== harbor ==
## desiredDrive_reg
module desiredDrive_reg(
    input clk, rst_n,
    input [11:0] avg_torque,
    input [4:0] cadence,
    input not_pedaling,
    input [12:0] incline,
    input [2:0] scale,
    output logic [11:0] target_curr
);
logic [11:0] avg_torque_r;
logic [4:0] cadence_r;
logic not_pedaling_r;
logic [12:0] incline_r;
logic [2:0] scale_r;
logic [11:0] target_curr_nxt;
always_ff @(posedge clk, negedge rst_n) begin
    if (!rst_n) begin
        avg_torque_r <= 12'h000;
        cadence_r <= 5'h00;
        not_pedaling_r <= 1'b0;
        incline_r <= 13'h0000;
        scale_r <= 3'h0;
    end
    else begin
        avg_torque_r <= avg_torque;
        cadence_r <= cadence;
        not_pedaling_r <= not_pedaling;
        incline_r <= incline;
        scale_r <= scale;
    end
end
desiredDrive iDD(.avg_torque(avg_torque_r), .cadence(cadence_r), .not_pedaling(not_pedaling_r),
  ...
Size in the first run: roughly 48 I/O pins, roughly 11,000 sq um of cells after synthesis.
==> flow/config.mk <==
export PLATFORM = sky130hd
export DESIGN_NAME = desiredDrive_reg
export DESIGN_NICKNAME = desiredDrive_reg
export VERILOG_FILES = /design/flow/design.v
export SDC_FILE = /design/flow/constraint.sdc
export NUM_CORES = 4
export LEC_CHECK = 0
export CAP_MARGIN = 20
export CORE_ASPECT_RATIO = 1.19
export CORE_MARGIN = 2
export CORE_UTILIZATION = 54
export HOLD_SLACK_MARGIN = 0.06
export SLEW_MARGIN = 20
==> flow/constraint.sdc <==
create_clock -name core_clock -period 13.0 [get_ports {clk}]
set_input_delay 2.6000 -clock core_clock [delete_from_list [all_inputs] [get_ports {clk}]]
set_output_delay 2.6000 -clock core_clock [all_outputs]
set_load 0.01 [all_outputs]
run.sh (not shown) runs the stock make flow with config.mk's settings and CLKGATE_MAP_FILE=.
Setup changes, harbor to lagoon
# harbor
export LEC_CHECK = 0
export CAP_MARGIN = 20
export CORE_ASPECT_RATIO = 1.19
export CORE_MARGIN = 2
export CORE_UTILIZATION = 54
export HOLD_SLACK_MARGIN = 0.06
export SLEW_MARGIN = 20
create_clock -name core_clock -period 13.0 [get_ports {clk}]
# lagoon
export LEC_CHECK = 0
export CAP_MARGIN = 20
export CORE_ASPECT_RATIO = 1.05
export CORE_MARGIN = 10
export CORE_UTILIZATION = 49
export CTS_CLUSTER_SIZE = 65
export HOLD_SLACK_MARGIN = 0.15
export MAX_ROUTING_LAYER = met4
export SETUP_SLACK_MARGIN = 0.85
export SLEW_MARGIN = 40
create_clock -name core_clock -period 13.0 [get_ports {clk}]
As of lagoon, via total after detailed routing had risen by a few percent compared to harbor.
Layout overhead on the synthesized area, lagoon and harbor: lower on harbor
Max area of all sequential standard cells across lagoon and harbor: lagoon
On lagoon: global-route met1 utilization is 7.0 points lower than what harbor gave.
Run comparison: lagoon worst setup path endpoint target_curr[7]$_DFF_PN0_; harbor worst setup path endpoint target_curr[9]$_DFF_PN0_
What pepper does differently from lagoon at the input level:
# lagoon
export LEC_CHECK = 0
export CAP_MARGIN = 20
export CORE_ASPECT_RATIO = 1.05
export CORE_MARGIN = 10
export CORE_UTILIZATION = 49
export CTS_CLUSTER_SIZE = 65
export HOLD_SLACK_MARGIN = 0.15
export MAX_ROUTING_LAYER = met4
export SETUP_SLACK_MARGIN = 0.85
export SLEW_MARGIN = 40
create_clock -name core_clock -period 13.0 [get_ports {clk}]
# pepper
export LEC_CHECK = 0
export CAP_MARGIN = 20
export CORE_ASPECT_RATIO = 1.18
export CORE_MARGIN = 2
export CORE_UTILIZATION = 31
export SETUP_SLACK_MARGIN = -1.0
export SLEW_MARGIN = 20
create_clock -name core_clock -period 13.0 [get_ports {clk}]
[summary]
Run comparison: lagoon master of the slowest instance on the critical path sky130_fd_sc_hd__fa_1; pepper master of the slowest instance on the critical path sky130_fd_sc_hd__nor2_1
pepper has cell count above what lagoon had.
For lagoon, the capturing instance or port of the critical path was target_curr[7]$_DFF_PN0_, unlike pepper, where it was target_curr[5]$_DFF_PN0_.
Compared to lagoon, pepper has final period utilization 7.3 points higher.
Compared with lagoon, in pepper transition time of the tightest slew-check pin went down 0.031 ns, row count grew by 19, fmax has decreased.
Total number of sequential cells of lagoon is on par with pepper.
Edits applied to the flow inputs when going from pepper to cedar:
# pepper
export LEC_CHECK = 0
export CAP_MARGIN = 20
export CORE_ASPECT_RATIO = 1.18
export CORE_MARGIN = 2
export CORE_UTILIZATION = 31
export SETUP_SLACK_MARGIN = -1.0
export SLEW_MARGIN = 20
create_clock -name core_clock -period 13.0 [get_ports {clk}]
# cedar
export LEC_CHECK = 0
export CAP_MARGIN = 20
export CORE_MARGIN = 2
export CORE_UTILIZATION = 40
export CTS_CLUSTER_DIAMETER = 333
export CTS_CLUSTER_SIZE = 100
export SLEW_MARGIN = 20
export TNS_END_PERCENT = 10
create_clock -name core_clock -period 13.0 [get_ports {clk}]
==> comparison <==
When cedar is set beside pepper, its slew of the pin with the lowest slew margin turns out to be 0.027 ns larger. Diff pepper -> cedar | wire length of the first global-routing pass | up slightly. Looking only at summed area of non-filler cells in the final layout, and setting everything else aside, the lower value of pepper and cedar goes to cedar.

---

desiredDrive_reg again, from the RTL that the note above started with.
==> flow/design.v (excerpt) <==
module desiredDrive_reg(
    input clk, rst_n,
    input [11:0] avg_torque,
    input [4:0] cadence,
    input not_pedaling,
    input [12:0] incline,
    input [2:0] scale,
    output logic [11:0] target_curr
);
clock: 11.2 ns
lec_check: 0
cap_margin: 0
core_margin: 2
core_utilization: 72
place_density_lb_addon: 0.0
slew_margin: 20
tns_end_percent: 5
The first run finished but fails on setup timing.
Next try:
Settings changed: CAP_MARGIN 0 to 20, CORE_UTILIZATION 72 to 65, PLACE_DENSITY_LB_ADDON 0.0 to not set, TNS_END_PERCENT 5 to not set.
Clock period 11.2 ns to 16.3 ns, I/O delays scaled along.
After rerunning:
- With this change the flow went through all stages and came out clean
- die area rises by roughly a tenth
- global-route usage went down by 9.8 points
- non-clock buffer count went down by 167
- cell area went down by about a fifth
Next try:
Settings changed: CORE_UTILIZATION 65 to 40, HOLD_SLACK_MARGIN set to 0.19, TNS_END_PERCENT set to 10.
Clock period 16.3 ns to 13.0 ns, I/O delays scaled along.
Outcome: The changed run finished clean; global-route usage drops by 9.6 points; utilization goes down by 26 points; setup slack gets worse by 2.1 ns; design area goes up by 2.4%.

---

Starting RTL as in the previous note.
clock: 11.6 ns
lec_check: 0
abc_area: 0
cap_margin: 15
core_margin: 2
core_utilization: 72
cts_cluster_size: 80
gpl_routability_driven: 1
gpl_timing_driven: 1
max_routing_layer: met4
place_density_lb_addon: 0.0
setup_slack_margin: 3.31
slew_margin: 35
tns_end_percent: 90
The baseline finished with setup timing left.
==> next run, changes <==
CAP_MARGIN = 40   (was 15)
CTS_CLUSTER_SIZE = 86   (was 80)
PLACE_DENSITY = 0.38   (was unset)
PLACE_DENSITY_LB_ADDON = unset   (was 0.0)
SETUP_SLACK_MARGIN = unset   (was 3.31)
The changed run finished clean.
Worst setup slack improved by 680 ps.
Global-route usage drops by 4.5 points.
Final area shrinks by 5.4%.
Synthesized area stays the same.

---

Setup of north:
Starting RTL as in the previous note.
## desiredDrive_reg
module desiredDrive_reg(
    input clk, rst_n,
    input [11:0] avg_torque,
    input [4:0] cadence,
    input not_pedaling,
    input [12:0] incline,
    input [2:0] scale,
    output logic [11:0] target_curr
);
make LEC_CHECK=0 ABC_AREA=1 CAP_MARGIN=15 CORE_MARGIN=2 CORE_UTILIZATION=72 CTS_CLUSTER_DIAMETER=300 CTS_CLUSTER_SIZE=99 SLEW_MARGIN=20 TNS_END_PERCENT=10 finish   # period 11.5 ns
Nothing crashed in north and all stages finished; the problem is that the final layout failed, the offending checks being setup timing.
Inputs modified between north and south:
Settings: CTS_CLUSTER_DIAMETER: 300 -> unset; CAP_MARGIN: 15 -> 20; CTS_CLUSTER_SIZE: 99 -> unset; CORE_UTILIZATION: 72 -> 66; TNS_END_PERCENT: 10 -> unset; the clock period (ns, I/O delays scaled along): 11.5 -> 6.43.
Notes after the runs:
Number of port buffers: south vs north identical. Taking north as the reference, in south floorplan core density down 6.2 points, floorplan die height rose about 4.3%. Changes observed in south relative to north: gate count of the mapped netlist level, count of library flops with an enable pin level. south ended with more post-place instance area than north. Between south and north, post-CTS setup repair buffer count is higher for south, north comes in under that. Comparing count of standard-cell rows for south and north, the bigger number came from south. north finished all stages; however, its layout fails the closing checks, the failures being setup timing. Tool error GRT-0232 stopped south during 5_1_grt; no final results. Going from north to south, pre-CTS worst setup slack shrinks by 4.44 ns. [compare] base=north new=south: chip area increased by 8.8% relative to the old numbers, final weighted congestion of routability-driven global placement increased by 2.2% relative to the old numbers.
Edits applied to the flow inputs when going from south to east:
Settings: a deleted ABC_AREA that had been 1; a change of CORE_UTILIZATION from 66 to 30; a change of the clock period (ns, I/O delays scaled along) from 6.43 to 12.3.
### Flow results
- east: done, clean on timing, DRC and antenna
- Diff south -> east: worst slack at placement up 4.68 ns, floorplan row count up 49%.
- In the tables for south and east, total die area reads higher with east.
- south -> east: cell area after synthesis decreased slightly
- Taking south as the reference, in east synthesized instance count moved down, post-cts gate resize count -74.
- Compared with south, in east area of the core shows an increase of about 120%, fraction of the mapped netlist area in compound gates shows an increase of 3.7 points, number of distinct library cells after synthesis shows an increase of 23.

---

## run A
desiredDrive_reg again, from the RTL that the note above started with.
make LEC_CHECK=0 ABC_AREA=1 CAP_MARGIN=20 CORE_MARGIN=2 CORE_UTILIZATION=40 CTS_CLUSTER_DIAMETER=31 HOLD_SLACK_MARGIN=0.19 SLEW_MARGIN=20 TNS_END_PERCENT=100 finish   # period 13.0 ns
### run A -> run B
- an added CORE_ASPECT_RATIO of 1.76
- an added PLACE_DENSITY of 0.4
- an added SETUP_SLACK_MARGIN of -1.13
- a change of TNS_END_PERCENT from 100 to 35
- a change of SLEW_MARGIN from 20 to 35
- an added CELL_PAD_IN_SITES_GLOBAL_PLACEMENT of 3
- an added GPL_ROUTABILITY_DRIVEN of 1
- a change of CAP_MARGIN from 20 to 10
Findings:
Slowest stage cell on the critical path = sky130_fd_sc_hd__fa_1: run A; slowest stage cell on the critical path = sky130_fd_sc_hd__nor4_1: run B. Area growth from synthesis to layout: run B < run A. The final report for run B shows a completed flow and a layout that fails verification, specifically negative setup slack. Run A ran to completion and came out clean on the timing, DRC and antenna checks. Comparing run B and run A, the higher minimum setup slack in the final design was measured on run A. Compared with run A, global-route wire length before repair in run B increased by more than 10%. Clock transition at the registers of the reported paths essentially unchanged between run A and run B. Diff run B..run A | fraction of the mapped netlist area in compound gates | unchanged. The final cell count was comparable across run B and run A. Run B — logic share of the area 0.20 points lower, run A as reference. Compared with run A, in run B routed wire length moved up, post-synthesis share of cell area spent on and, or, nand and nor gates has remained practically unchanged.
Edits applied to the flow inputs when going from run B to run C:
- changing TNS_END_PERCENT from 35 to 100
- removing SETUP_SLACK_MARGIN (formerly -1.13)
- removing CELL_PAD_IN_SITES_GLOBAL_PLACEMENT (formerly 3)
- removing GPL_ROUTABILITY_DRIVEN (formerly 1)
- removing CORE_ASPECT_RATIO (formerly 1.76)
Results
Taking run C as 1.0, run B lands at 1.3 on die outline height. | summed area of non-filler cells in the final layout | run C vs run B | ≈ equal |. Run C vs run B: arrival time of the worst setup path down. In run B the implementation ran to completion but is not tape-out ready, as the final checks report negative setup slack. Run C: all stages complete, timing, DRC and antenna checks passed. Taking run B as the reference, in run C combinational cell area excluding buffers and inverters went up, met3 track utilization from global routing went up, core utilization before placement did not really move.
Input-level comparison between run D and run C:
- TNS_END_PERCENT no longer set, was 100
- ABC_AREA no longer set, was 1
- CORE_UTILIZATION now 49, was 40
- CORE_ASPECT_RATIO now 1.75, previously not set
- CTS_CLUSTER_DIAMETER no longer set, was 31
- PLACE_DENSITY no longer set, was 0.4
- CAP_MARGIN now 20, was 10
- SLEW_MARGIN now 40, was 35
- CORE_MARGIN now 10, was 2
- CTS_CLUSTER_SIZE now 65, previously not set
- HOLD_SLACK_MARGIN now 0.15, was 0.19
- MAX_ROUTING_LAYER now met4, previously not set
[summary]
The final reports for run D and run C show routability-driven placement congestion ratio higher in the former. Run C has a lower share of the cycle needed by the critical path after routing than run D.
